**flow/run.sh**
```bash
#!/bin/bash
# the make line also repeats each setting of config.mk as NAME=value (left out here)
make -C /OpenROAD-flow-scripts/flow DESIGN_CONFIG=/design/flow/config.mk WORK_HOME=/design/flow/orfs CLKGATE_MAP_FILE= finish
```
**flow/config.mk**
```make
export PLATFORM = sky130hd
export DESIGN_NAME = top
export DESIGN_NICKNAME = top
export VERILOG_FILES = /design/flow/design.v
export SDC_FILE = /design/flow/constraint.sdc
export NUM_CORES = 4
export LEC_CHECK = 0
export CAP_MARGIN = 20
export CELL_PAD_IN_SITES_GLOBAL_PLACEMENT = 1
export CORE_MARGIN = 7
export CORE_UTILIZATION = 62
export CTS_CLUSTER_SIZE = 78
export GPL_ROUTABILITY_DRIVEN = 1
export GPL_TIMING_DRIVEN = 0
export MIN_ROUTING_LAYER = met1
export SLEW_MARGIN = 20
export TNS_END_PERCENT = 50
```
**flow/constraint.sdc**
```tcl
create_clock -name core_clock -period 7.51 [get_ports {clk}]
set_input_delay 1.5020 -clock core_clock [delete_from_list [all_inputs] [get_ports {clk}]]
set_output_delay 1.5020 -clock core_clock [all_outputs]
set_load 0.01 [all_outputs]
```
**flow/design.v**
```verilog
module top(clk, rst, start,i, socin1
  ,socin2
  ,socin3
  ,socin4,
  socout1
  ,socout2
  ,socout3
  ,socout4
  ,outReady);
  input i;
  input start;
  input clk;
  input rst;
  input socin1;
  input socin2;
  input socin3;
  input socin4;
  output socout1;
  output socout2;
  output socout3;
  output socout4;
  output outReady;
wire loadOut1
  ,loadOut2
  ,loadOut3
  ,loadOut4
  ,shft
  ,clrCount1
  ,loadDivide1
  ,loadDivide2
  ,loadMultiply
  ,divideDone1
  ,divideDone2
  ,multiplyDone
  ,ngtv
  ,loaded
  ,outDone;
  wire [1:0] sel2;
  CONTROLPATH z0 (
   loadOut1
  ,loadOut2
  ,loadOut3
  ,loadOut4
  ,shft
  ,clrCount1
  ,sel2
  ,loadDivide1
  ,loadDivide2
  ,loadMultiply
  ,divideDone1
  ,divideDone2
  ,multiplyDone
  ,ngtv
  ,loaded
  ,start
  ,clk
  ,rst
  ,outDone
);
 DATAPATH z1 (
   i
  ,clk
  ,rst
  ,socin1
  ,socin2
  ,socin3
  ,socin4
  ,shft
  ,loadOut1
  ,loadOut2
  ,loadOut3
  ,loadOut4
  ,clrCount1
  ,sel2
  ,loadDivide1
  ,loadDivide2
  ,loadMultiply
  ,socout1
  ,socout2
  ,socout3
  ,socout4
  ,divideDone1
  ,divideDone2
  ,multiplyDone
  ,outDone
  ,outReady
  ,loaded
  ,ngtv
);
endmodule
module CONTROLPATH(
   loadOut1
  ,loadOut2
  ,loadOut3
  ,loadOut4
  ,shft
  ,clrCount1
  ,sel2
  ,loadDivide1
  ,loadDivide2
  ,loadMultiply
  ,divideDone1
  ,divideDone2
  ,multiplyDone
  ,ngtv
  ,loaded
  ,start
  ,clk
  ,rst
  ,outDone
);
  input clk;
  input rst;
  input divideDone1;
  input divideDone2;
  input loaded;
  input multiplyDone;
  input ngtv;
  input start;
  input outDone;
  output reg loadOut1;
  output reg loadOut2;
  output reg loadOut3;
  output reg loadOut4;
  output reg clrCount1;
  output reg [1:0] sel2;
  output reg shft;
  output reg loadDivide1;
  output reg loadDivide2;
  output reg loadMultiply;
  reg [4:0] state;
  parameter S0=5'b00000,S1=5'b00001,S2=5'b00010,S3=5'b00011,S4=5'b00100,S5=5'b00101,S6=5'b00110,S7=5'b00111,S8=5'b01000,S9=5'b01001, S10=5'b01010,S11=5'b01011,S12=5'b01100,S13=5'b01101,S14=5'b01110,S15=5'b01111,S16=5'b10000,S17=5'b10001,S18=5'b10010,S19=5'b10011, S20=5'b10100,S21=5'b10101,S22=5'b10110,S23=5'b10111,S24=5'b11000,S25=5'b11001;
  always@(posedge clk)
    if(rst) state <= S0;
    else
    case(state)
      S0: if(start == 1) state <= S1;
      S1: state <= S2;  
      S2: if(loaded) begin if(!ngtv) state <= S3; else state <= S24; end  
      S3: state <= S4;  
      S4: if(divideDone2) state <= S5;  
      S5: state <= S6;  
      S6: if(multiplyDone) state <= S7;  
      S7: state <= S8;  
      S8: state <= S9;  
      S9: if(divideDone2) state <= S10;  
      S10: state <= S11;  
      S11: if(multiplyDone) state <= S12;  
      S12: state <= S13;  
      S13: state <= S14;  
      S14: if(divideDone2) state <= S15;  
      S15: state <= S16;  
      S16: if(multiplyDone) state <= S17;  
      S17: state <= S18;  
      S18: state <= S19;  
      S19: if(divideDone2) state <= S20;  
      S20: state <= S21;  
      S21: if(multiplyDone) state <= S22;  
      S22: state <= S23;  
      S23: if(outDone) state <= S0;
      S24: state <= S25;  
      S25: if(divideDone1) state <= S3;
  default: state <= S0;
    endcase
  always@(*)
    begin
      clrCount1    = (state==S1);
      loadDivide2  = (state==S3)|(state==S8)|(state==S13)|(state==S18);
      loadMultiply = (state==S5)|(state==S10)|(state==S15)|(state==S20);
      loadOut1     = (state==S7);
      loadOut2     = (state==S12);
      loadOut3     = (state==S17);
      loadOut4     = (state==S22);
      shft         = (state==S23);
      loadDivide1  = (state==S24);
      if(state>=S8 && state<=S12) sel2 = 2'd1;
      else if(state>=S13 && state<=S17) sel2 = 2'd2;
      else if(state>=S18 && state<=S23) sel2 = 2'd3;
      else sel2 = 2'd0;
    end
endmodule
module DATAPATH(
   i
  ,clk
  ,rst
  ,socin1
  ,socin2
  ,socin3
  ,socin4
  ,shft
  ,loadOut1
  ,loadOut2
  ,loadOut3
  ,loadOut4
  ,clrCount1
  ,sel2
  ,loadDivide1
  ,loadDivide2
  ,loadMultiply
  ,socout1
  ,socout2
  ,socout3
  ,socout4
  ,divideDone1
  ,divideDone2
  ,multiplyDone
  ,outDone
  ,outReady
  ,loaded
  ,ngtv
);
  input i;
  input clk;
  input rst;
  input socin1;
  input socin2;
  input socin3;
  input socin4;
  input loadOut1;
  input loadOut2;
  input loadOut3;
  input loadOut4;
  input shft;
  input clrCount1;
  input loadMultiply;
  input loadDivide1;
  input loadDivide2;
  input [1:0] sel2;
  output socout1;
  output ngtv;
  output loaded;
  output socout2;
  output socout3;
  output socout4;
  output divideDone1;
  output divideDone2;
  output outDone;
  output outReady;
  output multiplyDone;
  wire ld1;
  wire ld2;
  wire [12:0] current;
  wire [9:0] soc1;
  wire [9:0] soc2;
  wire [9:0] soc3;
  wire [9:0] soc4;
  wire [3:0] count;
  wire [10:0] soc_1;
  wire [10:0] soc_2;
  wire [10:0] soc_3;
  wire [10:0] soc_4;
  wire [43:0] mux_out;
  wire [12:0] sum_out;
  wire [25:0] multiplyOut;
  wire outDone1;
  wire outDone2;
  wire outDone3;
  wire outDone4;
  wire outReady1;
  wire outReady2;
  wire outReady3;
  wire outReady4;
  assign outReady = outReady1&outReady2&outReady3&outReady4;
  assign outDone  = outDone1&outDone2&outDone3&outDone4;
  assign loaded = !ld1;
  wire sel;
  assign sel = current[12];
  assign ngtv = current[12];
  wire [12:0] divideOut;
  wire [12:0] divideIn;
  wire divideDone11;
  wire divideDone12;
  wire divideDone13;
  wire divideDone14;
  wire s1;
  wire s2;
  wire s3;
  wire s4;
  wire [10:0] soc_11;
  wire [10:0] soc_22;
  wire [10:0] soc_33;
  wire [10:0] soc_44;
  assign s1 = |{1'b0,soc1};
  assign s2 = |{1'b0,soc2};
  assign s3 = |{1'b0,soc3};
  assign s4 = |{1'b0,soc4};
  assign divideDone1 = divideDone11&divideDone12&divideDone13&divideDone14;
  SIPO13     S1(current,i,clk,ld1);
  SIPO10     S2(soc1,socin1,clk,ld2);
  SIPO10     S3(soc2,socin2,clk,ld2);
  SIPO10     S4(soc3,socin3,clk,ld2);
  SIPO10     S5(soc4,socin4,clk,ld2);
  COUNTER1   A1(count,clk,clrCount1,rst);
  COMPARATOR C1(count,ld1,ld2);
  DIVIDER1    A2(soc_1,divideDone11,10'd1,soc1,loadDivide1,clk);
  DIVIDER1    A3(soc_2,divideDone12,10'd1,soc2,loadDivide1,clk);
  DIVIDER1    A4(soc_3,divideDone13,10'd1,soc3,loadDivide1,clk);
  DIVIDER1    A5(soc_4,divideDone14,10'd1,soc4,loadDivide1,clk);
  DIVIDER2    A6(divideIn,sum_out,divideOut,loadDivide2,clk,divideDone2);
  MUX1       M1({1'b0,soc1},{1'b0,soc2},{1'b0,soc3},{1'b0,soc4},soc_11,soc_22,soc_33,soc_44,mux_out,sel);
  MUX2       M2(mux_out[43:33],mux_out[32:22],mux_out[21:11],mux_out[10:0],divideIn[10:0],sel2);
  assign divideIn[12:11] = 2'b00;
  MUX3       M3(11'b0,soc_1,s1,soc_11);
  MUX3       M4(11'b0,soc_2,s2,soc_22);
  MUX3       M5(11'b0,soc_3,s3,soc_33);
  MUX3       M6(11'b0,soc_4,s4,soc_44);
  ADDER      W1(mux_out[43:33],mux_out[32:22],mux_out[21:11],mux_out[10:0],sum_out);
  BOOTH      B1(current,{1'b0,divideOut[12:1]},multiplyOut,loadMultiply,clk,multiplyDone);
  PISO       P1(multiplyOut[23:11],socout1,clk,rst,loadOut1,outDone1,outReady1,shft);
  PISO       P2(multiplyOut[23:11],socout2,clk,rst,loadOut2,outDone2,outReady2,shft);
  PISO       P3(multiplyOut[23:11],socout3,clk,rst,loadOut3,outDone3,outReady3,shft);
  PISO       P4(multiplyOut[23:11],socout4,clk,rst,loadOut4,outDone4,outReady4,shft);
endmodule
module SIPO13(d_out,d_in,clk,en);
  input d_in,clk,en;
  output [12:0] d_out;
  reg [12:0] out;
  assign d_out = out;
  always@(posedge clk)
    if(en)
    begin
      out[12] <= d_in;
      out[11:0] <= out[12:1];
    end
endmodule
module SIPO10(d_out,d_in,clk,en);  
  input d_in,clk,en;
  output [9:0] d_out;
  reg [9:0] out;
  assign d_out = out;
  always@(posedge clk)
    if(en)
    begin
      out[9] <= d_in;
      out[8:0] <= out[9:1];
    end
endmodule
module COUNTER1(d_out,clk,clr,rst);
  input clk,clr,rst;
  output reg [3:0] d_out;
  always@(posedge clk)
    begin
      if(rst)
        d_out <= 13;
      else if(clr)
        d_out <= 0;
      else if(d_out < 13)
        d_out <= d_out + 1;
    end
endmodule
module COMPARATOR(din,ld1,ld2);
  input [3:0] din;
  output ld1,ld2;
  assign ld1 = din<13;
  assign ld2 = din<10;
endmodule
module DIVIDER1(d_out,divideDone,numerator,denominator,load,clk);
  input [9:0] numerator,denominator;
  input load,clk;
  output divideDone;
  output [10:0] d_out;  
  reg [3:0] count;  
  reg [10:0] A;  
  reg [10:0] Q; 
  reg [9:0] M;  
  wire [10:0]AM;
  assign AM = A-M;
  assign d_out = Q;
  assign divideDone = (count==10);
  always@(posedge clk)
    begin
      if(load==1)
        begin
          count <= 0;
          A <= {1'b0,numerator};
          M <= denominator;
          Q <= 0;
        end
      else if(count < 11)
        begin
          count <= count +1 ;
          if(A<M)
            begin 
             Q <= Q << 1;
             A <= A << 1;
            end
          else
            begin
              Q <= {Q[9:0],1'b1};
              A <= {AM[9:0],1'b0};
            end
        end
    end
endmodule
module DIVIDER2(numerator,denominator,d_out,load,clk,divideDone);
  input [12:0] numerator,denominator;
  input load,clk;
  output [12:0] d_out;
  output divideDone;
  reg [12:0] Q;
  reg[13:0] A;
  reg [12:0] M;
  reg [3:0] count;
  wire [13:0] AM;
  assign AM = A-M;
  assign d_out = Q;
  assign divideDone = (count==13);
  always@(posedge clk)
    begin
      if(load)
        begin
          count <= 0;
          Q <= 0;
          M <= denominator;
          A <= {1'b0,numerator};
        end
      else if(count < 13)
        begin
          count <= count+1;
          if(A < M)
            begin
              Q <= Q << 1;
              A <= A << 1;
            end
          else 
            begin
              A <= {AM[12:0],1'b0};
              Q <= {Q[12:0],1'b1};
            end
         end
    end
endmodule
module ADDER(in1,in2,in3,in4,out);
  input [10:0] in1;
  input [10:0] in2;
  input [10:0] in3;
  input [10:0] in4;
  output reg [12:0] out;
  always@(*)
    out = {2'b00,in1}+{2'b00,in2}+{2'b00,in3}+{2'b00,in4};
endmodule
module MUX1(in1,in2,in3,in4,in5,in6,in7,in8,out,sel);
  input [10:0] in1;
  input [10:0] in2;
  input [10:0] in3;
  input [10:0] in4;
  input [10:0] in5;
  input [10:0] in6;
  input [10:0] in7;
  input [10:0] in8;
  input sel;
  output reg [43:0] out;
  always@(*)
    out = sel ? {in5,in6,in7,in8}:{in1,in2,in3,in4};
endmodule
module MUX2(in1,in2,in3,in4,out,sel);
  input [10:0] in1;
  input [10:0] in2;
  input [10:0] in3;
  input [10:0] in4;
  input [1:0] sel;
  output reg [10:0] out;
  always@(*)
    case(sel)
      2'b00: out[10:0] = in1[10:0];
      2'b01: out[10:0] = in2[10:0];
      2'b10: out[10:0] = in3[10:0];
      2'b11: out[10:0] = in4[10:0];
    endcase
endmodule
module MUX3(in1,in2,sel,out);
  input [10:0] in1;
  input [10:0] in2;
  input sel;
  output reg [10:0] out;
  always@(*)
    out = sel ? in2:in1;
endmodule
module BOOTH(in1,in2,out,load,clk,done);
  input [12:0] in1,in2;
  input clk,load;
  output [25:0] out;
  output done;
  reg [12:0] A;
  reg [12:0] Q;
  reg [12:0] M;
  wire [13:0] AM1;
  wire [13:0] AM2;
  assign AM1 = {A[12],A}+{M[12],M};
  assign AM2 = {A[12],A}-{M[12],M};
  assign out = {A,Q};
  reg [3:0] count;
  reg Q_1;
  assign done = (count==13);
  always@(posedge clk)
    begin
      if(load)
        begin
          count <= 0;
          A <= 0;
          M <= in1;
          Q <= in2;
          Q_1 <= 0;
        end
      else if(count < 13)
        begin
          count <= count + 1;
          if(in2 == 4096)
            begin
            A<= 0;
          	Q <= in1;
            end
          else if({Q[0],Q_1} == 2'b00 | {Q[0],Q_1} == 2'b11)
             begin
               A <= {A[12],A[12:1]};
               Q <= {A[0],Q[12:1]};
               Q_1 <= Q[0];
             end
          else if({Q[0],Q_1} == 2'b01)
            begin
              A <= AM1[13:1];
              Q <= {AM1[0],Q[12:1]};
              Q_1 <= Q[0];
            end
          else
            begin
              A <= AM2[13:1];
              Q <= {AM2[0],Q[12:1]};
              Q_1 <= Q[0];
            end
        end 
    end
endmodule
module PISO(d_in,d_out,clk,rst,load,done,ready,shft);
  input [12:0] d_in;
  input clk;
  input rst;
  input load;
  input shft;
  output d_out;
  output done;
  output ready;
  reg [12:0] out;
  reg [4:0] count;
  assign d_out = out[0];
  assign done = count==13;
  assign ready = !done;
  always@(posedge clk)
    begin
      if(rst)
        count <= 13;
      else if(load)
        begin
          out <= d_in;
          count <= 1;
        end
      else if(count < 13 & shft)
        begin
        count <= count+1;
          out <= out >>1;
        end
    end
endmodule
```
==> results.json, run 1 <==
{
  "top_logic_kind": "AND-OR/OR-AND gates",
  "synth_area_sq_mm": 0.0204,
  "ff_type": "edfxtp_1",
  "min_path_cells": 2,
  "finalWirelength_microns": 49300,
  "nNetsFinal": 2232,
  "htreeDepth": 2,
  "edf_count": 194,
  "tightest_slew_ns": 1.04,
  "cts_hold_buf": 0,
  "fp_util_pct": 62.7,
  "portBuffers": 11,
  "critical_path_class": "reg2reg",
  "worstSetupStartpointType": "flip-flop",
  "path_cells": "inv_1 > clkbuf_1 > clkbuf_1 > a22o_1 > ha_1 > inv_1 > fa_1 > xor2_1 > fa_1 > inv_1 > ha_1 > a21o_1 > a21oi_1 > nand2b_1 > a21boi_0 > o41ai_1 > o211ai_1 > o31a_1",
  "most_common_cell": "nand2_1",
  "cts_made_buffers": 42,
  "layout_min_cycle_time_ns": 6.03,
  "endpoint": "z1.A6.M[12]$_DFFE_PN_",
  "ys_cells": 2021,
  "endpoint_kind": "flip-flop",
  "hold_viol": 0,
  "grt_max_degree": 32,
  "mux_share_pct": 4.54,
  "hpwlAfterDp_microns": 35900,
  "tns_ns": 0,
  "yosysWarnings": 12,
  "xor_share_pct": 3.14,
  "viasPerCell": 6.02,
  "adder_share_pct": 9.71,
  "r2r_slack_ns": 1.48,
  "logic_area_sq_mm": 0.00975,
  "grt_overflow_total": 0,
  "max-cap-violations": 0,
  "yosys-top-cells-area": "edfxtp_1 29%, dfxtp_1 19%, ha_1 7.7%",
  "ios": 13,
  "skew_ns": 0.0218,
  "relSlewSlack_pct": 30.5,
  "r2r-end": "z1.A6.M[12]$_DFFE_PN_",
  "num_rows": 66,
  "postCtsSetupBuffers": 0,
  "cts_root_buffer": "clkbuf_16",
  "cp_common_cell": "inv_1",
  "max_stage_delay_ns": 0.59,
  "n_antenna_cell": 0,
  "top_cell_area_share_pct": 28.6,
  "place_ws_ns": 1.63,
  "synth-compound-area-share_pct": 16.2,
  "outcome": "timing/DRC/antenna clean",
  "finalCritPeriodShare_pct": 80.3,
  "drt_iter0_drc": 1057,
  "ant_nets": 0,
  "synthDistinctLibCells": 85,
  "top_area_cell": "edfxtp_1",
  "gp_congestion": 0.899,
  "worstPathRequired_ns": 7.80,
  "fp_nets": 2175,
  "first_pass_iters": 5,
  "cp.depth": 18,
  "coreArea_sq_mm": 0.0325,
  "finalMaxSlewViolations": 0,
  "yosysChipArea_sq_mm": 0.0204,
  "worstSetupStartpoint": "z1.S1.out[12]$_DFFE_PN_",
  "fin_hold_ws_ns": 0.445,
  "ff_latch_area_sq_mm": 0.00969,
  "synth-simple-area-share_pct": 14.2,
  "synth_cells": 2021,
  "top_cells_by_count": "202 x nand2_1, 194 x edfxtp_1, 193 x dfxtp_1",
  "rsz0062_at_grt": "no",
  "fmax_mhz": 166,
  "clk_latency_ns": 0.54,
  "fillers": 2516,
  "critPathBufInv": 5,
  "wl_per_cell_microns": 19.3,
  "finish.instance_area_sq_mm": 0.0225,
  "place_area_sq_mm": 0.0211,
  "drc": 0,
  "die-area_sq_mm": 0.0381,
  "ys_seq_share_pct": 47.6,
  "path_delay_family": "AND-OR/OR-AND gates",
  "die_w_microns": 195,
  "setup_violations": 0,
  "hold_class": "reg2reg",
  "cts_tree": "yes",
  "cp_max_fo": 10,
  "openroad.warnings": 54,
  "worst_path_max_delay_cell": "fa_1",
  "syn_to_final_growth_pct": 10.5,
  "grt_antenna_before_repair": 0,
  "grt_pass1_vias": 14900,
  "async_flop_share_pct": 0,
  "reg2regPathDepth": 18,
  "reg2reg_from": "z1.S1.out[12]$_DFFE_PN_",
  "synth_flops": 387,
  "grt_pass1_wl_microns": 79000,
  "grt_usage_pct": 25.3,
  "num_vias": 15400,
  "clock_sinks": 387,
  "post_cts_resize_count": 0,
  "min_to": "z1.A2.Q[10]$_SDFFE_PP0N_",
  "synth.avg_cell_area_sq_um": 10.1,
  "worstPathArrival_ns": 6.31,
  "cts_buffer_depth": 3,
  "clk_pin_slew_ns": 0.06,
  "fp.dieH_microns": 195,
  "setup_slack_ns": 1.48,
  "hold_start": "z1.A2.Q[10]$_SDFFE_PP0N_"
}
## routing by layer
metal	global-route usage (%)	share of wire [%]
met2	43.8	49
met4	9.63	3.8
met3	3.82	5.5
met5	0	0
met1	32.0	42
## layout make-up
cell class                 count  share of cell area (%)
inverter                     156                    2.60
sequential                   387                    43.1
timing repair buffer          13                   0.701
multi-input combinational   1396                    43.3
clock buffer                  55                    5.12
clock inverter                23                    1.12
tap                          442                    2.46
buffer                        82                    1.57
## through the flow
step                      util (%)  instances
final                         69.3       2554
after global placement        64.8       2474
after detailed placement      65.0       2476
after floorplan                  -       2021
after CTS                     69.3       2554
after global routing          69.3       2554
==> run 2, diff against run 1 <==
- ABC_AREA: not set -> 0
- CELL_PAD_IN_SITES_GLOBAL_PLACEMENT: 1 -> not set
- CORE_MARGIN: 7 -> 2
- CORE_UTILIZATION: 62 -> 72
- CTS_CLUSTER_SIZE: 78 -> 26
- GPL_ROUTABILITY_DRIVEN: 1 -> not set
- GPL_TIMING_DRIVEN: 0 -> not set
- MIN_ROUTING_LAYER: met1 -> not set
- PLACE_DENSITY_LB_ADDON: not set -> 0.0
- SETUP_SLACK_MARGIN: not set -> 1.19
- TNS_END_PERCENT: 50 -> not set
- clock period: 7.51 -> 4.05 ns (I/O delays scaled with it)
==> results.json, run 2 <==
{
  "outcome": "failed layout checks",
  "so_faults": "negative setup slack",
  "coreArea_sq_mm": 0.0278,
  "endpoint_kind": "flip-flop",
  "critical_path_class": "reg2reg",
  "ys_seq_share_pct": 47.6,
  "r2r-end": "z1.A6.M[11]$_DFFE_PN_",
  "n_antenna_cell": 0,
  "cp.depth": 18,
  "synth_area_sq_mm": 0.0204,
  "portBuffers": 12,
  "clk_pin_slew_ns": 0.06,
  "clock_sinks": 387,
  "async_flop_share_pct": 0,
  "synth-simple-area-share_pct": 14.2,
  "r2r_slack_ns": -0.43,
  "critPathBufInv": 2,
  "worst_path_max_delay_cell": "fa_2",
  "endpoint": "z1.A6.M[11]$_DFFE_PN_",
  "synthDistinctLibCells": 85,
  "hold_viol": 0,
  "cp_common_cell": "a21oi_2",
  "yosysChipArea_sq_mm": 0.0204,
  "most_common_cell": "nand2_1",
  "num_vias": 15800,
  "die_w_microns": 172,
  "cts_root_buffer": "clkbuf_16",
  "first_pass_iters": 5,
  "synth_cells": 2021,
  "clk_latency_ns": 0.53,
  "max-cap-violations": 0,
  "hpwlAfterDp_microns": 33400,
  "fin_hold_ws_ns": 0.424,
  "top_logic_kind": "AND-OR/OR-AND gates",
  "fp.dieH_microns": 172,
  "tns_ns": -1.51,
  "max_stage_delay_ns": 0.54,
  "place_area_sq_mm": 0.0215,
  "grt_pass1_wl_microns": 76200,
  "nNetsFinal": 2250,
  "yosysWarnings": 12,
  "hold_start": "z1.S1.out[0]$_DFFE_PN_",
  "skew_ns": 0.0181,
  "xor_share_pct": 3.14,
  "finalCritPeriodShare_pct": 111,
  "path_delay_family": "AND-OR/OR-AND gates",
  "cts_buffer_depth": 3,
  "die-area_sq_mm": 0.0296,
  "synth.avg_cell_area_sq_um": 10.1,
  "synth-compound-area-share_pct": 16.2,
  "grt_pass1_vias": 15100,
  "ys_cells": 2021,
  "num_rows": 61,
  "grt_antenna_before_repair": 0,
  "finish.instance_area_sq_mm": 0.0233,
  "setup_violations": 5,
  "grt_overflow_total": 0,
  "mux_share_pct": 4.54,
  "grt_max_degree": 82,
  "min_path_cells": 0,
  "hold_class": "reg2reg",
  "htreeDepth": 2,
  "ant_nets": 0,
  "fp_nets": 2175,
  "ios": 13,
  "worstPathArrival_ns": 4.72,
  "yosys-top-cells-area": "edfxtp_1 29%, dfxtp_1 19%, ha_1 7.7%",
  "drt_iter0_drc": 1405,
  "relSlewSlack_pct": 29.9,
  "reg2reg_from": "z1.S2.out[6]$_DFFE_PN_",
  "worstSetupStartpointType": "flip-flop",
  "rsz0062_at_grt": "yes",
  "fp_util_pct": 73.3,
  "tightest_slew_ns": 1.05,
  "edf_count": 194,
  "grt_usage_pct": 32.4,
  "setup_slack_ns": -0.428,
  "layout_min_cycle_time_ns": 4.48,
  "reg2regPathDepth": 18,
  "finalWirelength_microns": 49000,
  "fin_cells": 2503,
  "ff_type": "edfxtp_1",
  "top_cells_by_count": "202 x nand2_1, 194 x edfxtp_1, 193 x dfxtp_1",
  "top_cell_area_share_pct": 28.6,
  "min_to": "z1.B1.M[0]$_DFFE_PN_",
  "gp_congestion": 0.934,
  "path_cells": "nor4_4 > a31oi_4 > a22oi_2 > inv_1 > ha_1 > a21o_1 > a21oi_2 > nand2b_4 > a21oi_2 > o41a_1 > a311oi_2 > xor2_1 > fa_2 > inv_2 > ha_4 > nor2_1 > a311oi_1 > o311ai_1",
  "cp_max_fo": 4,
  "adder_share_pct": 9.71,
  "worstSetupStartpoint": "z1.S2.out[6]$_DFFE_PN_",
  "finalMaxSlewViolations": 0,
  "cts_hold_buf": 0,
  "cts_tree": "yes",
  "fmax_mhz": 223,
  "cts_made_buffers": 39,
  "drc": 0,
  "syn_to_final_growth_pct": 14.4,
  "dp.cells": 2422,
  "wl_per_cell_microns": 19.6,
  "worstPathRequired_ns": 4.29,
  "openroad.warnings": 55,
  "synth_flops": 387,
  "top_area_cell": "edfxtp_1",
  "viasPerCell": 6.29
}
==> run 2: cell type report <==
| cell class | count | area, sq um |
|---|---|---|
| inverter | 156 | 588 |
| clock buffer | 50 | 1030 |
| timing repair buffer | 116 | 950 |
| tap | 378 | 473 |
| fill | 1585 | 4490 |
| sequential | 387 | 9700 |
| clock inverter | 20 | 236 |
| multi-input combinational | 1396 | 10300 |
==> run 2: stage by stage <==
stage | util (%) | setup slack (ns)
6_report | 83.8 | -0.428
5_1_grt | 83.8 | -0.663
4_1_cts | 82.7 | -0.356
3_5_place_dp | 77.3 | -0.483
3_3_place_gp | 77.3 | -0.322
2_1_floorplan | - | -0.218
==> run 2: metal layers <==
layer | vias up | share of wire (%) | wire, microns | track usage [%]
met5 | - | 0 | 0 | 0
met4 | 0 | 3.6 | 1750 | 11.3
met3 | 132 | 4.8 | 2370 | 4.12
met2 | 485 | 50 | 24400 | 56.4
met1 | 7673 | 42 | 20500 | 42.0
li1 | 7461 | - | - | -
==> run 2: what timing repair did <==
action / CTS / global route
pin swaps: 37 / 28
resized: 40 / 46
setup buffers: 5 / 5
endpoints found under the setup margin: 39 / 31
==> run 3, diff against run 2 <==
- CAP_MARGIN: 20 -> 15
- CORE_ASPECT_RATIO: not set -> 0.64
- CTS_CLUSTER_SIZE: 26 -> 12
- HOLD_SLACK_MARGIN: not set -> -0.0
- PLACE_DENSITY_LB_ADDON: 0.0 -> 0.01
- SETUP_SLACK_MARGIN: 1.19 -> 0.85
- clock period: 4.05 -> 2.95 ns (I/O delays scaled with it)
==> results.json, run 3 <==
{
  "reg2regPathDepth": 20,
  "endpoint_kind": "flip-flop",
  "yosysChipArea_sq_mm": 0.0204,
  "clk_latency_ns": 0.56,
  "hpwlAfterDp_microns": 36800,
  "clock_sinks": 387,
  "max_stage_delay_ns": 0.58,
  "critical_path_class": "reg2reg",
  "htreeDepth": 2,
  "die-area_sq_mm": 0.0297,
  "rsz0062_at_grt": "yes",
  "top_logic_kind": "AND-OR/OR-AND gates",
  "adder_share_pct": 9.71,
  "first_pass_iters": 11,
  "cp_max_fo": 4,
  "worstPathRequired_ns": 3.26,
  "critPathBufInv": 5,
  "min_to": "z1.B1.M[5]$_DFFE_PN_",
  "wl_per_cell_microns": 30.8,
  "synthDistinctLibCells": 85,
  "edf_count": 194,
  "fp.dieH_microns": 139,
  "ys_cells": 2021,
  "endpoint": "z1.A6.M[12]$_DFFE_PN_",
  "yosys-top-cells-area": "edfxtp_1 29%, dfxtp_1 19%, ha_1 7.7%",
  "top_area_cell": "edfxtp_1",
  "cts_root_buffer": "clkbuf_16",
  "fp_nets": 2175,
  "hold_viol": 0,
  "mux_share_pct": 4.54,
  "so_faults": "negative setup slack",
  "hold_start": "z1.S1.out[5]$_DFFE_PN_",
  "clk_pin_slew_ns": 0.07,
  "layout_min_cycle_time_ns": 5.17,
  "coreArea_sq_mm": 0.0280,
  "setup_slack_ns": -2.22,
  "path_delay_family": "AND-OR/OR-AND gates",
  "grt_antenna_before_repair": 1,
  "cp.depth": 20,
  "top_cell_area_share_pct": 28.6,
  "worst_path_max_delay_cell": "fa_1",
  "fp_util_pct": 72.8,
  "most_common_cell": "nand2_1",
  "finish.instance_area_sq_mm": 0.0263,
  "min_path_cells": 0,
  "max-cap-violations": 0,
  "fillers": 704,
  "ios": 13,
  "cts_made_buffers": 39,
  "drt_iter0_drc": 4470,
  "portBuffers": 12,
  "setup_violations": 13,
  "grt_pass1_wl_microns": 102000,
  "grt_pass1_vias": 18400,
  "finalMaxSlewViolations": 0,
  "relSlewSlack_pct": 8.26,
  "synth_area_sq_mm": 0.0204,
  "ys_seq_share_pct": 47.6,
  "grt_max_degree": 129,
  "num_vias": 20800,
  "cts_buffer_depth": 3,
  "tightest_slew_ns": 1.34,
  "synth.avg_cell_area_sq_um": 10.1,
  "r2r_slack_ns": -2.22,
  "top_cells_by_count": "202 x nand2_1, 194 x edfxtp_1, 193 x dfxtp_1",
  "synth_flops": 387,
  "finalCritPeriodShare_pct": 175,
  "fmax_mhz": 193,
  "xor_share_pct": 3.14,
  "yosysWarnings": 12,
  "openroad.warnings": 58,
  "num_rows": 49,
  "skew_ns": 0.0324,
  "grt_usage_pct": 43.4,
  "async_flop_share_pct": 0,
  "syn_to_final_growth_pct": 29.4,
  "die_w_microns": 214,
  "path_cells": "nor4_2 > a31oi_4 > a22oi_2 > inv_1 > ha_1 > a21o_1 > a21oi_2 > buf_4 > buf_6 > buf_6 > xor2_4 > fa_1 > inv_2 > ha_4 > a21oi_4 > nand2b_4 > a21boi_4 > o41ai_4 > o211ai_1 > o31a_1",
  "cp_common_cell": "buf_6",
  "nNetsFinal": 2461,
  "gp_congestion": 0.975,
  "hold_class": "reg2reg",
  "worstSetupStartpointType": "flip-flop",
  "grt_overflow_total": 0,
  "reg2reg_from": "z1.S2.out[2]$_DFFE_PN_",
  "cts_hold_buf": 0,
  "viasPerCell": 7.64,
  "finalWirelength_microns": 83600,
  "synth_cells": 2021,
  "place_area_sq_mm": 0.0223,
  "synth-compound-area-share_pct": 16.2,
  "synth-simple-area-share_pct": 14.2,
  "drc": 0,
  "cts_tree": "yes",
  "worstPathArrival_ns": 5.49,
  "ff_type": "edfxtp_1",
  "ant_nets": 0,
  "outcome": "failed layout checks",
  "r2r-end": "z1.A6.M[12]$_DFFE_PN_",
  "worstSetupStartpoint": "z1.S2.out[2]$_DFFE_PN_"
}
## run 3: layout make-up
type                       count  area, sq um  share of cell area [%]
tap                          382          478                    1.81
inverter                     156          591                    2.24
clock buffer                  65         1100                    4.19
antenna                        1         2.50                 0.00950
multi-input combinational   1396        11600                    43.9
timing repair buffer         327         2790                    10.6
sequential                   387         9750                    37.0
clock inverter                 6         68.8                   0.261
## run 3: stage by stage
| stage | utilization (%) | TNS (ns) | std cells | hold slack, ns | worst slack, ns |
|---|---|---|---|---|---|
| after floorplan | - | -9.05 | 2021 | 0.400 | -1.32 |
| after global placement | 79.6 | -12.45 | 2512 | 0.405 | -1.57 |
| after detailed placement | 79.6 | -13.26 | 2512 | 0.431 | -1.65 |
| after CTS | 90.4 | -12.35 | 2678 | 0.449 | -1.46 |
| after global routing | 94.2 | -18.72 | 2719 | 0.446 | -2.19 |
| final | 94.2 | -18.63 | 2720 | 0.450 | -2.22 |
## run 3: routing by layer
| layer | share of wire, % | global-route usage (%) |
|---|---|---|
| met3 | 16 | 10.0 |
| met4 | 9.4 | 15.5 |
| met1 | 32 | 58.6 |
| met5 | 0 | 0 |
| met2 | 43 | 69.5 |
## run 3: what timing repair did
item	CTS	global route
cloned	3	0
pin swaps	107	92
setup endpoints to repair	159	139
buffers inserted	92	41
resized	280	157
==> run 4, diff against run 3 <==
- ABC_AREA: 0 -> not set
- CAP_MARGIN: 15 -> 20
- CORE_ASPECT_RATIO: 0.64 -> not set
- CORE_UTILIZATION: 72 -> 68
- CTS_CLUSTER_SIZE: 12 -> 37
- HOLD_SLACK_MARGIN: -0.0 -> not set
- PLACE_DENSITY: not set -> 0.6
- PLACE_DENSITY_LB_ADDON: 0.01 -> not set
- SETUP_SLACK_MARGIN: 0.85 -> not set
- clock period: 2.95 -> 2.02 ns (I/O delays scaled with it)
==> results.json, run 4 <==
{
  "portBuffers": 12,
  "grt_overflow_total": 0,
  "htreeDepth": 2,
  "ys_cells": 2021,
  "fp_nets": 2175,
  "tightest_slew_ns": 0.731,
  "clk_latency_ns": 0.54,
  "async_flop_share_pct": 0,
  "cts_buffer_depth": 3,
  "ios": 13,
  "ant_nets": 0,
  "wl_per_cell_microns": 24.5,
  "min_path_cells": 1,
  "drt_iter0_drc": 2482,
  "critical_path_class": "reg2reg",
  "grtUsageMet2_pct": 65.4,
  "top_area_cell": "edfxtp_1",
  "finish.instance_area_sq_mm": 0.0270,
  "clock_sinks": 387,
  "most_common_cell": "nand2_1",
  "viasPerCell": 6.71,
  "nNetsFinal": 2584,
  "endpoint_kind": "flip-flop",
  "fp_util_pct": 68.9,
  "endpoint": "z1.A6.M[12]$_DFFE_PN_",
  "mux_share_pct": 4.54,
  "top_cells_by_count": "202 x nand2_1, 194 x edfxtp_1, 193 x dfxtp_1",
  "critPathBufInv": 2,
  "hpwlAfterDp_microns": 37900,
  "r2r_slack_ns": -2.84,
  "coreArea_sq_mm": 0.0296,
  "max-cap-violations": 0,
  "first_pass_iters": 6,
  "worst_path_max_delay_cell": "fa_1",
  "cts_hold_buf": 0,
  "finalMaxSlewViolations": 0,
  "fmax_mhz": 206,
  "synth_cells": 2021,
  "openroad.warnings": 57,
  "setup_slack_ns": -2.84,
  "grt_max_degree": 41,
  "path_delay_family": "AND-OR/OR-AND gates",
  "fin_hold_ws_ns": 0.431,
  "cp_common_cell": "a21oi_2",
  "min_to": "z1.S4.out[9]$_DFFE_PN_",
  "worstSetupStartpointType": "flip-flop",
  "ff_type": "edfxtp_1",
  "synthDistinctLibCells": 85,
  "grt.met1_usage_pct": 44.5,
  "worstPathArrival_ns": 5.14,
  "yosys-top-cells-area": "edfxtp_1 29%, dfxtp_1 19%, ha_1 7.7%",
  "top_logic_kind": "AND-OR/OR-AND gates",
  "worstSetupStartpoint": "z1.S2.out[5]$_DFFE_PN_",
  "place_area_sq_mm": 0.0238,
  "max_stage_delay_ns": 0.53,
  "fillers": 1085,
  "die_w_microns": 177,
  "setup_violations": 83,
  "path_cells": "nor4_4 > a31oi_4 > a22oi_2 > inv_1 > ha_1 > a21o_1 > a21oi_2 > nand2b_4 > a21oi_2 > o41a_1 > xnor2_1 > fa_1 > inv_2 > ha_4 > o41ai_4 > o211ai_1 > o31a_1",
  "hold_start": "socin3",
  "num_rows": 63,
  "ys_seq_share_pct": 47.6,
  "hold_viol": 0,
  "logic_area_sq_mm": 0.0113,
  "fp.dieH_microns": 177,
  "clk_pin_slew_ns": 0.06,
  "ff_latch_area_sq_mm": 0.00972,
  "grt_usage_pct": 37.1,
  "synth_area_sq_mm": 0.0204,
  "relSlewSlack_pct": 50.0,
  "synth.avg_cell_area_sq_um": 10.1,
  "num_vias": 19100,
  "synth_flops": 387,
  "outcome": "failed layout checks",
  "layout_min_cycle_time_ns": 4.86,
  "grtUsageMet3_pct": 4.88,
  "grt_antenna_before_repair": 0,
  "cp.depth": 17,
  "skew_ns": 0.0203,
  "reg2reg_from": "z1.S2.out[5]$_DFFE_PN_",
  "top_cell_area_share_pct": 28.6,
  "synth-compound-area-share_pct": 16.2,
  "rsz0062_at_grt": "yes",
  "synth-simple-area-share_pct": 14.2,
  "gp_congestion": 0.964,
  "grt_pass1_vias": 17900,
  "die-area_sq_mm": 0.0313,
  "finalWirelength_microns": 70000,
  "grt.busiest_layer": "met2",
  "tns_ns": -49.39,
  "cp_max_fo": 4,
  "finalCritPeriodShare_pct": 240,
  "xor_share_pct": 3.14,
  "grt_pass1_wl_microns": 92100,
  "worstPathRequired_ns": 2.30,
  "yosysWarnings": 12,
  "cts_made_buffers": 40,
  "r2r-end": "z1.A6.M[12]$_DFFE_PN_",
  "reg2regPathDepth": 17,
  "adder_share_pct": 9.71,
  "cts_tree": "yes",
  "yosysChipArea_sq_mm": 0.0204,
  "hold_class": "in2reg",
  "syn_to_final_growth_pct": 32.9,
  "drc": 0,
  "so_faults": "negative setup slack",
  "edf_count": 194,
  "cts_root_buffer": "clkbuf_16"
}
run 4: repair_timing:
action                     in CTS  in global routing
resized                       162                165
setup endpoints to repair      85                 85
buffers inserted               36                 37
pin swaps                      75                 93
cloned                          1                  0
run 4: metal layers:
metal,wire [microns],up-vias
met5,0,-
met4,5560,0
met3,5850,452
met2,34100,1395
met1,24500,9178
li1,-,8118
run 4: per-stage QoR:
| step | std cells | utilization [%] | setup WS (ns) |
|---|---|---|---|
| floorplan | 2021 | - | -2.25 |
| global placement | 2718 | 80.6 | -2.38 |
| detailed placement | 2718 | 80.6 | -2.58 |
| CTS | 2828 | 88.5 | -2.45 |
| global route | 2852 | 91.5 | -3.06 |
| finish | 2853 | 91.5 | -2.84 |
run 4: cell type report:
| class | count | area share [%] |
|---|---|---|
| inverters | 156 | 2.19 |
| diodes | 1 | 0.00925 |
| clock inverters | 17 | 0.893 |
| flip-flops and latches | 387 | 36.0 |
| well taps | 390 | 1.80 |
| clock buffers | 57 | 4.32 |
| multi-input cells | 1396 | 41.6 |
| repair buffers | 449 | 13.2 |
==> run 5, diff against run 4 <==
- ABC_AREA: not set -> 1
- CORE_UTILIZATION: 68 -> 72
- CTS_CLUSTER_DIAMETER: not set -> 357
- CTS_CLUSTER_SIZE: 37 -> 24
- PLACE_DENSITY: 0.6 -> not set
- PLACE_DENSITY_LB_ADDON: not set -> 0.17
- SETUP_SLACK_MARGIN: not set -> -0.26
- clock period: 2.02 -> 2.67 ns (I/O delays scaled with it)
==> results.json, run 5 <==
{
  "fin_cells": 3201,
  "coreArea_sq_mm": 0.0288,
  "worstPathArrival_ns": 4.36,
  "grt_usage_pct": 35.7,
  "htreeDepth": 1,
  "die-area_sq_mm": 0.0307,
  "critical_path_class": "reg2reg",
  "layout_min_cycle_time_ns": 4.07,
  "fp_nets": 2767,
  "grt_pass1_vias": 18500,
  "r2r_slack_ns": -1.40,
  "synth.avg_cell_area_sq_um": 8.07,
  "finalCritPeriodShare_pct": 152,
  "finalWirelength_microns": 55100,
  "adder_share_pct": 9.37,
  "worstSetupStartpointType": "flip-flop",
  "openroad.warnings": 56,
  "place_area_sq_mm": 0.0232,
  "most_common_cell": "nand2_1",
  "die_w_microns": 175,
  "synth-simple-area-share_pct": 21.8,
  "cts_made_buffers": 20,
  "skew_ns": 0.0296,
  "yosysChipArea_sq_mm": 0.0211,
  "finish.instance_area_sq_mm": 0.0242,
  "cts_root_buffer": "clkbuf_16",
  "outcome": "failed layout checks",
  "ys_seq_share_pct": 45.9,
  "worstSetupStartpoint": "z1.S3.out[3]$_DFFE_PN_",
  "clk_pin_slew_ns": 0.10,
  "clock_sinks": 387,
  "synth_flops": 387,
  "ant_nets": 0,
  "setup_violations": 13,
  "so_faults": "negative setup slack",
  "viasPerCell": 5.90,
  "min_path_cells": 0,
  "synthDistinctLibCells": 50,
  "synth-compound-area-share_pct": 12.8,
  "reg2reg_from": "z1.S3.out[3]$_DFFE_PN_",
  "max-cap-violations": 0,
  "yosysWarnings": 12,
  "finalMaxSlewViolations": 0,
  "fmax_mhz": 246,
  "endpoint_kind": "flip-flop",
  "path_delay_family": "adder cells",
  "fp.dieH_microns": 175,
  "synth_cells": 2613,
  "first_pass_iters": 6,
  "worstPathRequired_ns": 2.96,
  "grt_overflow_total": 0,
  "r2r-end": "z1.A6.M[11]$_DFFE_PN_",
  "mux_share_pct": 0,
  "n_antenna_cell": 0,
  "tns_ns": -12.65,
  "reg2regPathDepth": 26,
  "worst_path_max_delay_cell": "fa_1",
  "wl_per_cell_microns": 17.2,
  "setup_slack_ns": -1.40,
  "tightest_slew_ns": 0.877,
  "portBuffers": 12,
  "fin_hold_ws_ns": 0.432,
  "max_stage_delay_ns": 0.52,
  "hold_start": "z1.S1.out[0]$_DFFE_PN_",
  "finish.utilization_pct": 84.2,
  "syn_to_final_growth_pct": 14.9,
  "fp_util_pct": 73.3,
  "num_vias": 18900,
  "num_rows": 62,
  "dp.cells": 3137,
  "cts_tree": "yes",
  "hold_class": "reg2reg",
  "hold_viol": 0,
  "clk_latency_ns": 0.55,
  "hpwlAfterDp_microns": 39400,
  "rsz0062_at_grt": "yes",
  "cp_max_fo": 4,
  "top_area_cell": "edfxtp_1",
  "min_to": "z1.B1.M[0]$_DFFE_PN_",
  "cts_buffer_depth": 3,
  "top_logic_kind": "simple AND/OR/NAND/NOR gates",
  "place_ws_ns": -1.36,
  "critPathBufInv": 6,
  "xor_share_pct": 1.95,
  "relSlewSlack_pct": 41.5,
  "ios": 13,
  "ff_type": "edfxtp_1",
  "synth_area_sq_mm": 0.0211,
  "nNetsFinal": 2960,
  "top_cell_area_share_pct": 27.6,
  "grt_antenna_before_repair": 0,
  "grt_pass1_wl_microns": 89400,
  "ys_cells": 2613,
  "grt_max_degree": 63,
  "endpoint": "z1.A6.M[11]$_DFFE_PN_",
  "drt_iter0_drc": 1695,
  "edf_count": 194,
  "yosys-top-cells-area": "edfxtp_1 28%, dfxtp_1 18%, nand2_1 11%",
  "cp.depth": 26,
  "gp_congestion": 0.937,
  "drc": 0,
  "top_cells_by_count": "608 x nand2_1, 343 x inv_1, 238 x nor2_1",
  "async_flop_share_pct": 0
}
[run 5: cell type report]
cell class | count | area (sq um)
Multi-Input combinational cell | 1784 | 10100
Sequential cell | 387 | 9690
Fill cell | 1730 | 4540
Timing Repair Buffer | 259 | 2000
Inverter | 354 | 1340
Clock buffer | 32 | 567
Tap cell | 384 | 480
Clock inverter | 1 | 30.0
[run 5: timing repair]
action / 4_1_cts / 5_1_grt
endpoints found under the setup margin: 11 / 11
gates cloned: 1 / 0
hold buffers: 0 / 0
pin swaps: 33 / 10
gates resized: 31 / 24
buffers inserted: 15 / 16
[run 5: layer usage]
metal,track usage [%],share of wire (%)
met5,0,0
met3,3.63,6.0
met4,13.7,4.0
met1,44.4,40
met2,64.2,50
==> run 6, diff against run 5 <==
- ABC_AREA: 1 -> not set
- CORE_MARGIN: 2 -> 5
- CORE_UTILIZATION: 72 -> 18
- CTS_CLUSTER_DIAMETER: 357 -> not set
- CTS_CLUSTER_SIZE: 24 -> not set
- PLACE_DENSITY_LB_ADDON: 0.17 -> not set
- SETUP_SLACK_MARGIN: -0.26 -> not set
- clock period: 2.67 -> 5.0 ns (I/O delays scaled with it)
==> results.json, run 6 <==
{
  "ys_cells": 2021,
  "fin_cells": 3569,
  "num_rows": 123,
  "syn_to_final_growth_pct": 17.0,
  "grt_pass1_wl_microns": 73000,
  "critPathBufInv": 2,
  "edf_count": 194,
  "fp.dieH_microns": 346,
  "finalWirelength_microns": 44500,
  "finish.instance_area_sq_mm": 0.0238,
  "dp.cells": 3485,
  "coreArea_sq_mm": 0.112,
  "yosysWarnings": 12,
  "postCtsSetupBuffers": 0,
  "tns_ns": 0,
  "synth.avg_cell_area_sq_um": 10.1,
  "async_flop_share_pct": 0,
  "place_area_sq_mm": 0.0223,
  "grt_usage_pct": 7.16,
  "synth_cells": 2021,
  "tightest_slew_ns": 1.02,
  "path_cells": "nor4_2 > a31oi_1 > buf_4 > a22o_1 > ha_1 > a21o_1 > a21oi_1 > nand2b_1 > a21oi_1 > o41a_1 > a311oi_2 > xor2_1 > fa_1 > inv_1 > ha_1 > nor2_1 > a311oi_1 > o311ai_0",
  "rsz0062_at_grt": "no",
  "cp.depth": 18,
  "ys_seq_share_pct": 47.6,
  "ios": 13,
  "skew_ns": 0.0170,
  "die-area_sq_mm": 0.120,
  "yosysChipArea_sq_mm": 0.0204,
  "drc": 0,
  "worst_path_max_delay_cell": "fa_1",
  "fp_util_pct": 18.1,
  "layout_min_cycle_time_ns": 4.72,
  "nNetsFinal": 2186,
  "ff_latch_area_sq_mm": 0.00969,
  "drt_iter0_drc": 816,
  "cts_made_buffers": 44,
  "most_common_cell": "nand2_1",
  "r2r-end": "z1.A6.M[11]$_DFFE_PN_",
  "synth-simple-area-share_pct": 14.2,
  "cts_tree": "yes",
  "hold_start": "z1.S1.out[0]$_DFFE_PN_",
  "openroad.warnings": 52,
  "min_path_cells": 0,
  "first_pass_iters": 5,
  "num_vias": 14500,
  "logic_area_sq_mm": 0.00981,
  "finalMaxSlewViolations": 0,
  "hold_viol": 0,
  "portBuffers": 12,
  "endpoint": "z1.A6.M[11]$_DFFE_PN_",
  "grt_overflow_total": 0,
  "grt_pass1_vias": 13900,
  "hpwlAfterDp_microns": 31600,
  "top_area_cell": "edfxtp_1",
  "top_cell_area_share_pct": 28.6,
  "fillers": 12200,
  "grt_max_degree": 54,
  "cts_buffer_depth": 3,
  "cp_max_fo": 10,
  "cts_root_buffer": "clkbuf_16",
  "top_logic_kind": "AND-OR/OR-AND gates",
  "die_w_microns": 346,
  "r2r_slack_ns": 0.28,
  "synth-compound-area-share_pct": 16.2,
  "mux_share_pct": 4.54,
  "finalCritPeriodShare_pct": 94.4,
  "synth_flops": 387,
  "cts_hold_buf": 0,
  "clk_latency_ns": 0.57,
  "synthDistinctLibCells": 85,
  "worstPathArrival_ns": 5.01,
  "outcome": "timing/DRC/antenna clean",
  "reg2regPathDepth": 18,
  "worstSetupStartpointType": "flip-flop",
  "hold_class": "reg2reg",
  "viasPerCell": 4.07,
  "post_cts_resize_count": 0,
  "max_stage_delay_ns": 0.54,
  "worstSetupStartpoint": "z1.S3.out[8]$_DFFE_PN_",
  "xor_share_pct": 3.14,
  "ant_nets": 0,
  "wl_per_cell_microns": 12.5,
  "htreeDepth": 2,
  "min_to": "z1.B1.M[0]$_DFFE_PN_",
  "ff_type": "edfxtp_1",
  "top_cells_by_count": "202 x nand2_1, 194 x edfxtp_1, 193 x dfxtp_1",
  "fmax_mhz": 212,
  "adder_share_pct": 9.71,
  "fp_nets": 2175,
  "worstPathRequired_ns": 5.29,
  "path_delay_family": "AND-OR/OR-AND gates",
  "endpoint_kind": "flip-flop",
  "grt_antenna_before_repair": 2,
  "clk_pin_slew_ns": 0.06,
  "setup_violations": 0,
  "finish.utilization_pct": 21.2,
  "synth_area_sq_mm": 0.0204,
  "gp_congestion": 0.859,
  "reg2reg_from": "z1.S3.out[8]$_DFFE_PN_",
  "max-cap-violations": 0,
  "relSlewSlack_pct": 32.2,
  "clock_sinks": 387,
  "critical_path_class": "reg2reg",
  "yosys-top-cells-area": "edfxtp_1 29%, dfxtp_1 19%, ha_1 7.7%"
}
[run 6: per-layer routing]
metal	GRT usage (%)	up-vias	part of all wire [%]
met2	11.8	201	46
li1	-	7347	-
met1	9.54	6906	47
met4	1.90	0	2.2
met3	1.51	66	4.4
met5	0	-	0
[run 6: cell type report]
class                   count  area share [%]
diodes                      1          0.0105
clock buffers              61            4.99
clock inverters            21            1.16
inverters                 156            2.46
multi-input cells        1396            41.2
flip-flops and latches    387            40.7
well taps                1500            7.88
repair buffers             47            1.60
[run 6: metrics by stage]
stage	hold WS [ns]	setup slack (ns)
final	0.425	0.279
after floorplan	0.400	0.355
after detailed placement	0.412	0.209
after global placement	0.404	0.193
after CTS	0.426	0.179
after global routing	0.440	0.00349
==> run 7, diff against run 6 <==
- ABC_AREA: not set -> 1
- CAP_MARGIN: 20 -> 35
- CELL_PAD_IN_SITES_DETAIL_PLACEMENT: not set -> 1
- CELL_PAD_IN_SITES_GLOBAL_PLACEMENT: not set -> 3
- CORE_ASPECT_RATIO: not set -> 1.05
- CORE_MARGIN: 5 -> 10
- CORE_UTILIZATION: 18 -> 48
- CTS_CLUSTER_DIAMETER: not set -> 167
- CTS_CLUSTER_SIZE: not set -> 65
- GPL_ROUTABILITY_DRIVEN: not set -> 0
- GPL_TIMING_DRIVEN: not set -> 0
- HOLD_SLACK_MARGIN: not set -> 0.02
- MIN_ROUTING_LAYER: not set -> met2
- PLACE_DENSITY_LB_ADDON: not set -> 0.15
- SETUP_SLACK_MARGIN: not set -> 1.21
- SLEW_MARGIN: 20 -> 40
==> results.json, run 7 <==
{
  "synth_cells": 2613,
  "synth-simple-area-share_pct": 21.8,
  "yosys-top-cells-area": "edfxtp_1 28%, dfxtp_1 18%, nand2_1 11%",
  "fp_nets": 2767,
  "mux_share_pct": 0,
  "xor_share_pct": 1.95,
  "coreArea_sq_mm": 0.0433,
  "synth.avg_cell_area_sq_um": 8.07,
  "yosysWarnings": 12,
  "lastStage": "global placement without I/O",
  "num_rows": 78,
  "top_area_cell": "edfxtp_1",
  "most_common_cell": "nand2_1",
  "fp.dieH_microns": 235,
  "top_cells_by_count": "608 x nand2_1, 343 x inv_1, 238 x nor2_1",
  "async_flop_share_pct": 0,
  "synth-compound-area-share_pct": 12.8,
  "synthDistinctLibCells": 50,
  "adder_share_pct": 9.37,
  "edf_count": 194,
  "error": "[ERROR FLW-0024] Place density exceeds 1.0 (current PLACE_DENSITY_LB_ADDON =  0.15). Please check if the value of  PLACE_DENSITY_LB_ADDON is between 0 and 0.99.",
  "die_w_microns": 225,
  "top_logic_kind": "simple AND/OR/NAND/NOR gates",
  "fp_util_pct": 48.7,
  "ys_cells": 2613,
  "synth_area_sq_mm": 0.0211,
  "ff_type": "edfxtp_1",
  "yosysChipArea_sq_mm": 0.0211,
  "ys_seq_share_pct": 45.9,
  "outcome": "stopped before the end",
  "top_cell_area_share_pct": 27.6,
  "synth_flops": 387,
  "die-area_sq_mm": 0.0527
}
==> run 8, diff against run 7 <==
- ABC_AREA: 1 -> not set
- CAP_MARGIN: 35 -> 20
- CELL_PAD_IN_SITES_DETAIL_PLACEMENT: 1 -> not set
- CELL_PAD_IN_SITES_GLOBAL_PLACEMENT: 3 -> not set
- CORE_ASPECT_RATIO: 1.05 -> not set
- CORE_MARGIN: 10 -> 2
- CORE_UTILIZATION: 48 -> 64
- CTS_CLUSTER_DIAMETER: 167 -> not set
- CTS_CLUSTER_SIZE: 65 -> not set
- GPL_ROUTABILITY_DRIVEN: 0 -> not set
- GPL_TIMING_DRIVEN: 0 -> not set
- HOLD_SLACK_MARGIN: 0.02 -> not set
- MIN_ROUTING_LAYER: met2 -> not set
- PLACE_DENSITY: not set -> 0.6
- PLACE_DENSITY_LB_ADDON: 0.15 -> not set
- SETUP_SLACK_MARGIN: 1.21 -> not set
- SLEW_MARGIN: 40 -> 20
- clock period: 5.0 -> 3.61 ns (I/O delays scaled with it)
==> results.json, run 8 <==
{
  "portBuffers": 12,
  "ys_seq_share_pct": 47.6,
  "outcome": "failed layout checks",
  "grt_antenna_before_repair": 0,
  "ys_cells": 2021,
  "reg2regPathDepth": 18,
  "synth-simple-area-share_pct": 14.2,
  "num_rows": 65,
  "worst_path_max_delay_cell": "fa_2",
  "fin_cells": 2574,
  "cp_max_fo": 4,
  "so_faults": "negative setup slack",
  "finalCritPeriodShare_pct": 120,
  "hold_class": "reg2reg",
  "ios": 13,
  "synth.avg_cell_area_sq_um": 10.1,
  "place_ws_ns": -1.02,
  "cp.depth": 18,
  "drt_iter0_drc": 1064,
  "worstPathRequired_ns": 3.90,
  "endpoint": "z1.A6.M[12]$_DFFE_PN_",
  "fmax_mhz": 230,
  "fp.dieH_microns": 182,
  "cts_buffer_depth": 3,
  "grt_overflow_total": 0,
  "path_cells": "nor4_4 > a31oi_4 > a22oi_2 > inv_1 > ha_1 > a21o_1 > a21oi_2 > nand2b_4 > a21oi_2 > o41a_1 > a311oi_2 > xor2_1 > fa_2 > inv_2 > ha_4 > nand2_1 > o211ai_1 > o31a_1",
  "layout_min_cycle_time_ns": 4.34,
  "r2r_slack_ns": -0.73,
  "fp_util_pct": 64.7,
  "top_cell_area_share_pct": 28.6,
  "finalMaxSlewViolations": 0,
  "hold_viol": 0,
  "grt_usage_pct": 28.4,
  "grt_pass1_vias": 15000,
  "synthDistinctLibCells": 85,
  "r2r-end": "z1.A6.M[12]$_DFFE_PN_",
  "skew_ns": 0.0129,
  "cts_made_buffers": 41,
  "cts_hold_buf": 0,
  "top_cells_by_count": "202 x nand2_1, 194 x edfxtp_1, 193 x dfxtp_1",
  "syn_to_final_growth_pct": 15.6,
  "endpoint_kind": "flip-flop",
  "mux_share_pct": 4.54,
  "ant_nets": 0,
  "worstSetupStartpointType": "flip-flop",
  "setup_slack_ns": -0.731,
  "yosys-top-cells-area": "edfxtp_1 29%, dfxtp_1 19%, ha_1 7.7%",
  "grt_pass1_wl_microns": 76300,
  "top_area_cell": "edfxtp_1",
  "critPathBufInv": 2,
  "adder_share_pct": 9.71,
  "die_w_microns": 182,
  "reg2reg_from": "z1.S2.out[5]$_DFFE_PN_",
  "n_antenna_cell": 0,
  "yosysWarnings": 12,
  "fillers": 2230,
  "rsz0062_at_grt": "yes",
  "synth_flops": 387,
  "clock_sinks": 387,
  "worstPathArrival_ns": 4.63,
  "cp_common_cell": "a21oi_2",
  "coreArea_sq_mm": 0.0315,
  "edf_count": 194,
  "tightest_slew_ns": 1.12,
  "num_vias": 15400,
  "first_pass_iters": 5,
  "setup_violations": 8,
  "grt_max_degree": 67,
  "async_flop_share_pct": 0,
  "finalWirelength_microns": 47000,
  "clk_pin_slew_ns": 0.06,
  "max_stage_delay_ns": 0.47,
  "synth_area_sq_mm": 0.0204,
  "fp_nets": 2175,
  "gp_congestion": 0.919,
  "critical_path_class": "reg2reg",
  "synth_cells": 2021,
  "min_to": "z1.B1.M[0]$_DFFE_PN_",
  "nNetsFinal": 2293,
  "openroad.warnings": 57,
  "drc": 0,
  "clk_latency_ns": 0.55,
  "synth-compound-area-share_pct": 16.2,
  "cts_tree": "yes",
  "die-area_sq_mm": 0.0332,
  "viasPerCell": 5.97,
  "xor_share_pct": 3.14,
  "path_delay_family": "AND-OR/OR-AND gates",
  "cts_root_buffer": "clkbuf_16",
  "wl_per_cell_microns": 18.3,
  "top_logic_kind": "AND-OR/OR-AND gates",
  "hold_start": "z1.S1.out[0]$_DFFE_PN_",
  "htreeDepth": 2,
  "ff_type": "edfxtp_1",
  "hpwlAfterDp_microns": 33100,
  "min_path_cells": 0,
  "max-cap-violations": 0,
  "most_common_cell": "nand2_1",
  "relSlewSlack_pct": 25.3,
  "yosysChipArea_sq_mm": 0.0204,
  "worstSetupStartpoint": "z1.S2.out[5]$_DFFE_PN_",
  "dp.cells": 2488
}
run 8: area by class of cell:
cell class,count,area (sq um),area share (%)
inverter,156,588,2.50
timing repair buffer,157,1230,5.24
clock buffer,58,1160,4.95
tap,402,503,2.14
clock inverter,18,190,0.808
sequential,387,9690,41.2
multi-input combinational,1396,10200,43.2
run 8: timing repair:
action,in CTS,in global routing
resized,42,19
setup endpoints to repair,9,9
endpoints found under the hold margin,0,0
buffers inserted,8,3
pin swaps,25,25
run 8: routing by layer:
layer | routed length (microns) | vias to the layer above | global-route usage (%)
li1 | - | 7544 | -
met1 | 20400 | 7380 | 36.8
met2 | 22900 | 331 | 48.9
met3 | 1900 | 102 | 3.37
met4 | 1780 | 0 | 11.2
met5 | 0 | - | 0
run 8: stage by stage:
stage	area [sq um]	TNS [ns]	util [%]	hold slack [ns]
2_1_floorplan	20500	-3.12	-	0.400
3_5_place_dp	21800	-5.87	69.2	0.419
5_1_grt	23500	-5.26	74.7	0.434
3_3_place_gp	21800	-5.17	69.2	0.407
6_report	23500	-3.95	74.7	0.428
4_1_cts	23400	-3.78	74.5	0.433
==> run 9, diff against run 8 <==
- ABC_AREA: not set -> 1
- CORE_UTILIZATION: 64 -> 72
- CTS_CLUSTER_DIAMETER: not set -> 333
- CTS_CLUSTER_SIZE: not set -> 13
- PLACE_DENSITY: 0.6 -> not set
- PLACE_DENSITY_LB_ADDON: not set -> 0.2
- clock period: 3.61 -> 3.44 ns (I/O delays scaled with it)
==> results.json, run 9 <==
{
  "synthDistinctLibCells": 50,
  "grt_max_degree": 85,
  "edf_count": 194,
  "worstSetupStartpoint": "z1.S3.out[4]$_DFFE_PN_",
  "grt_usage_pct": 35.9,
  "min_to": "z1.B1.M[0]$_DFFE_PN_",
  "coreArea_sq_mm": 0.0288,
  "cts_root_buffer": "clkbuf_16",
  "r2r-end": "z1.A6.M[11]$_DFFE_PN_",
  "ys_seq_share_pct": 45.9,
  "yosysChipArea_sq_mm": 0.0211,
  "ant_nets": 0,
  "so_faults": "negative setup slack",
  "worst_path_max_delay_cell": "fa_1",
  "top_cells_by_count": "608 x nand2_1, 343 x inv_1, 238 x nor2_1",
  "ys_cells": 2613,
  "finish.instance_area_sq_mm": 0.0244,
  "top_area_cell": "edfxtp_1",
  "fmax_mhz": 245,
  "synth-simple-area-share_pct": 21.8,
  "fp.dieH_microns": 175,
  "grt_pass1_vias": 18700,
  "synth_area_sq_mm": 0.0211,
  "hold_class": "reg2reg",
  "fp_util_pct": 73.3,
  "worstPathArrival_ns": 4.35,
  "die-area_sq_mm": 0.0307,
  "cts_made_buffers": 35,
  "endpoint_kind": "flip-flop",
  "setup_violations": 11,
  "cp.depth": 25,
  "synth.avg_cell_area_sq_um": 8.07,
  "mux_share_pct": 0,
  "viasPerCell": 5.99,
  "reg2reg_from": "z1.S3.out[4]$_DFFE_PN_",
  "critical_path_class": "reg2reg",
  "finalCritPeriodShare_pct": 119,
  "adder_share_pct": 9.37,
  "reg2regPathDepth": 25,
  "grt_overflow_total": 0,
  "finalMaxSlewViolations": 0,
  "synth-compound-area-share_pct": 12.8,
  "synth_cells": 2613,
  "drt_iter0_drc": 1788,
  "place_area_sq_mm": 0.0226,
  "min_path_cells": 0,
  "portBuffers": 12,
  "die_w_microns": 175,
  "openroad.warnings": 55,
  "clock_sinks": 387,
  "cts_tree": "yes",
  "cp_max_fo": 4,
  "top_logic_kind": "simple AND/OR/NAND/NOR gates",
  "tightest_slew_ns": 1.01,
  "top_cell_area_share_pct": 27.6,
  "fp_nets": 2767,
  "fillers": 1667,
  "grt_antenna_before_repair": 0,
  "htreeDepth": 2,
  "worstPathRequired_ns": 3.70,
  "finalWirelength_microns": 55900,
  "max-cap-violations": 0,
  "yosys-top-cells-area": "edfxtp_1 28%, dfxtp_1 18%, nand2_1 11%",
  "hpwlAfterDp_microns": 38000,
  "ios": 13,
  "hold_viol": 0,
  "yosysWarnings": 12,
  "first_pass_iters": 7,
  "endpoint": "z1.A6.M[11]$_DFFE_PN_",
  "clk_pin_slew_ns": 0.06,
  "outcome": "failed layout checks",
  "cts_buffer_depth": 3,
  "relSlewSlack_pct": 32.3,
  "hold_start": "z1.S1.out[0]$_DFFE_PN_",
  "layout_min_cycle_time_ns": 4.09,
  "grt_pass1_wl_microns": 89600,
  "num_vias": 19000,
  "rsz0062_at_grt": "yes",
  "drc": 0,
  "r2r_slack_ns": -0.65,
  "clk_latency_ns": 0.55,
  "path_delay_family": "simple AND/OR/NAND/NOR gates",
  "gp_congestion": 1.01,
  "synth_flops": 387,
  "nNetsFinal": 2916,
  "most_common_cell": "nand2_1",
  "worstSetupStartpointType": "flip-flop",
  "wl_per_cell_microns": 17.6,
  "n_antenna_cell": 0,
  "max_stage_delay_ns": 0.49,
  "num_rows": 62,
  "setup_slack_ns": -0.646,
  "xor_share_pct": 1.95,
  "skew_ns": 0.0318,
  "finish.utilization_pct": 84.9,
  "async_flop_share_pct": 0,
  "syn_to_final_growth_pct": 15.8,
  "critPathBufInv": 6,
  "cts_hold_buf": 0,
  "cp_common_cell": "nand2_2",
  "ff_type": "edfxtp_1"
}
## run 9: repair_timing
item	in CTS	in global routing
endpoints found under the setup margin	10	11
pin swaps	35	36
buffers inserted	30	16
resized	49	48
## run 9: cell type report
type	count	area, sq um	share of cell area [%]
multi-input cells	1784	10300	42.2
flip-flops and latches	387	9690	39.7
repair buffers	200	1590	6.52
inverters	354	1330	5.46
clock buffers	60	991	4.05
well taps	384	480	1.97
clock inverters	3	30.0	0.123
## run 9: metal layers
| metal | wire length [microns] | global-route usage [%] |
|---|---|---|
| met5 | 0 | 0 |
| met4 | 2760 | 16.5 |
| met3 | 3930 | 5.29 |
| met2 | 27600 | 63.6 |
| met1 | 21600 | 43.2 |
## run 9: through the flow
| step | TNS [ns] | hold slack [ns] | setup WS (ns) | std cells |
|---|---|---|---|---|
| floorplan | -1.25 | 0.400 | -0.357 | 2613 |
| global placement | -2.98 | 0.405 | -0.484 | 3063 |
| detailed placement | -3.93 | 0.422 | -0.602 | 3063 |
| CTS | -3.49 | 0.436 | -0.504 | 3156 |
| global route | -6.50 | 0.445 | -0.792 | 3172 |
| finish | -5.25 | 0.435 | -0.646 | 3172 |
